==> 04-18 <==
==> flow/design.v <==
module AMBA_APB(
  input logic pclk,
  input logic prst_n,
  input logic [4:0] paddr,
  input logic pselx,
  input logic penable,
  input logic pwrite,
  input logic [31:0] pwdata,
  output logic pready,
  output logic [31:0] prdata
);
  reg [31:0] mem[31:0];
  typedef enum {
    IDLE    = 0,
    SETUP   = 1,
    ACCESS  = 2,
    XXX     = 3
  } state_e;
  state_e state, next;
  always_ff @(posedge pclk or negedge prst_n)
    if (!prst_n)  state <= IDLE;
    else          state <= next;
  always_comb begin
    next = XXX;
    case (state)
      IDLE: begin
        if (pselx & !penable) next = SETUP;
        else                  next = IDLE;
      end
      SETUP: begin
        if (penable & pselx)  next = ACCESS;
      end
      ACCESS: begin
        if (pready)           next = IDLE;
        else                  next = ACCESS;
      end
      default: begin
        next = IDLE;
      end
    endcase
  end
  always_ff @(posedge pclk or negedge prst_n) begin
    if (!prst_n) begin
      pready <= 0;
      prdata <= 0;
    end
    else begin
      if (next == ACCESS) begin
        if (pwrite) begin
          mem[paddr] <= pwrite ? pwdata : mem[paddr];
        end
        else begin
          prdata     <= mem[paddr];
        end
        pready       <= 1;
      end
      else begin
        pready       <= 0;
      end
    end
  end
endmodule
==> flow/run.sh <==
#!/bin/bash
# the make line also repeats each setting of config.mk as NAME=value (left out here)
make -C /OpenROAD-flow-scripts/flow DESIGN_CONFIG=/design/flow/config.mk WORK_HOME=/design/flow/orfs CLKGATE_MAP_FILE= finish
==> flow/config.mk <==
export PLATFORM = sky130hd
export DESIGN_NAME = AMBA_APB
export DESIGN_NICKNAME = AMBA_APB
export VERILOG_FILES = /design/flow/design.v
export SDC_FILE = /design/flow/constraint.sdc
export NUM_CORES = 4
export LEC_CHECK = 0
export ABC_AREA = 0
export CAP_MARGIN = 20
export CELL_PAD_IN_SITES_DETAIL_PLACEMENT = 2
export CELL_PAD_IN_SITES_GLOBAL_PLACEMENT = 1
export CORE_ASPECT_RATIO = 0.56
export CORE_MARGIN = 6
export CORE_UTILIZATION = 16
export GPL_ROUTABILITY_DRIVEN = 1
export GPL_TIMING_DRIVEN = 0
export HOLD_SLACK_MARGIN = 0.12
export MAX_ROUTING_LAYER = met4
export MIN_ROUTING_LAYER = met2
export PLACE_DENSITY_LB_ADDON = 0.21
export SLEW_MARGIN = 20
export TNS_END_PERCENT = 35
==> flow/constraint.sdc <==
create_clock -name core_clock -period 2.18 [get_ports {pclk}]
set_input_delay 0.4360 -clock core_clock [delete_from_list [all_inputs] [get_ports {pclk}]]
set_output_delay 0.4360 -clock core_clock [all_outputs]
set_load 0.01 [all_outputs]
==> 04-06: changes against 04-18 <==
ABC_AREA = unset   (was 0)
CELL_PAD_IN_SITES_DETAIL_PLACEMENT = unset   (was 2)
CELL_PAD_IN_SITES_GLOBAL_PLACEMENT = unset   (was 1)
CORE_ASPECT_RATIO = unset   (was 0.56)
CORE_MARGIN = 2   (was 6)
CORE_UTILIZATION = 40   (was 16)
GPL_ROUTABILITY_DRIVEN = unset   (was 1)
GPL_TIMING_DRIVEN = unset   (was 0)
HOLD_SLACK_MARGIN = unset   (was 0.12)
MAX_ROUTING_LAYER = unset   (was met4)
MIN_ROUTING_LAYER = unset   (was met2)
PLACE_DENSITY = 0.6   (was unset)
PLACE_DENSITY_LB_ADDON = unset   (was 0.21)
TNS_END_PERCENT = unset   (was 35)
==> flow/constraint.sdc (replaced) <==
create_clock -name core_clock -period 5.0 [get_ports {pclk}]
set_input_delay 1.0000 -clock core_clock [delete_from_list [all_inputs] [get_ports {pclk}]]
set_output_delay 1.0000 -clock core_clock [all_outputs]
set_load 0.01 [all_outputs]
==> 03-10: changes against 04-18 <==
ABC_AREA = unset   (was 0)
CELL_PAD_IN_SITES_DETAIL_PLACEMENT = unset   (was 2)
CELL_PAD_IN_SITES_GLOBAL_PLACEMENT = unset   (was 1)
CORE_ASPECT_RATIO = unset   (was 0.56)
CORE_MARGIN = 2   (was 6)
CORE_UTILIZATION = 26   (was 16)
GPL_ROUTABILITY_DRIVEN = unset   (was 1)
GPL_TIMING_DRIVEN = unset   (was 0)
HOLD_SLACK_MARGIN = unset   (was 0.12)
MAX_ROUTING_LAYER = unset   (was met4)
MIN_ROUTING_LAYER = unset   (was met2)
PLACE_DENSITY = 0.6   (was unset)
PLACE_DENSITY_LB_ADDON = unset   (was 0.21)
TNS_END_PERCENT = unset   (was 35)
==> flow/constraint.sdc (replaced) <==
create_clock -name core_clock -period 3.51 [get_ports {pclk}]
set_input_delay 0.7020 -clock core_clock [delete_from_list [all_inputs] [get_ports {pclk}]]
set_output_delay 0.7020 -clock core_clock [all_outputs]
set_load 0.01 [all_outputs]
==> results <==
	04-06	04-18	03-10
Area of placed instances	42800 sq um	47600 sq um	45100 sq um
PnR Total Power	18800 uW	46200 uW	27000 uW
DR WL/cell	35.6 um	36.7 um	29.5 um
Final design instance area without fill	46000 sq um	56200 sq um	48400 sq um
Sequential cell power	10000 uW	22900 uW	14300 uW
FF-to-FF setup slack	1.95 ns	-0.42 ns	0.91 ns
Post-detailed-routing wire length	138000 um	238000 um	138000 um
Critical path buffers and inverters	3	5	3
Number of antenna violations at the first check in global routing	7	1	4
Run status	finished clean	finished with violations	finished clean
Reasons for failing layout checks	-	negative setup slack	-
Total length of routed met3 wires	17000 um	123000 um	14100 um
Met3 track demand over resource in global routing	0.0646	0.441	0.0276
Largest stage delay on the critical path	0.88 ns	0.47 ns	0.77 ns
Standard-cell rows	115	136	143
No activity file was given, so power comes from the tool's default toggle rates.
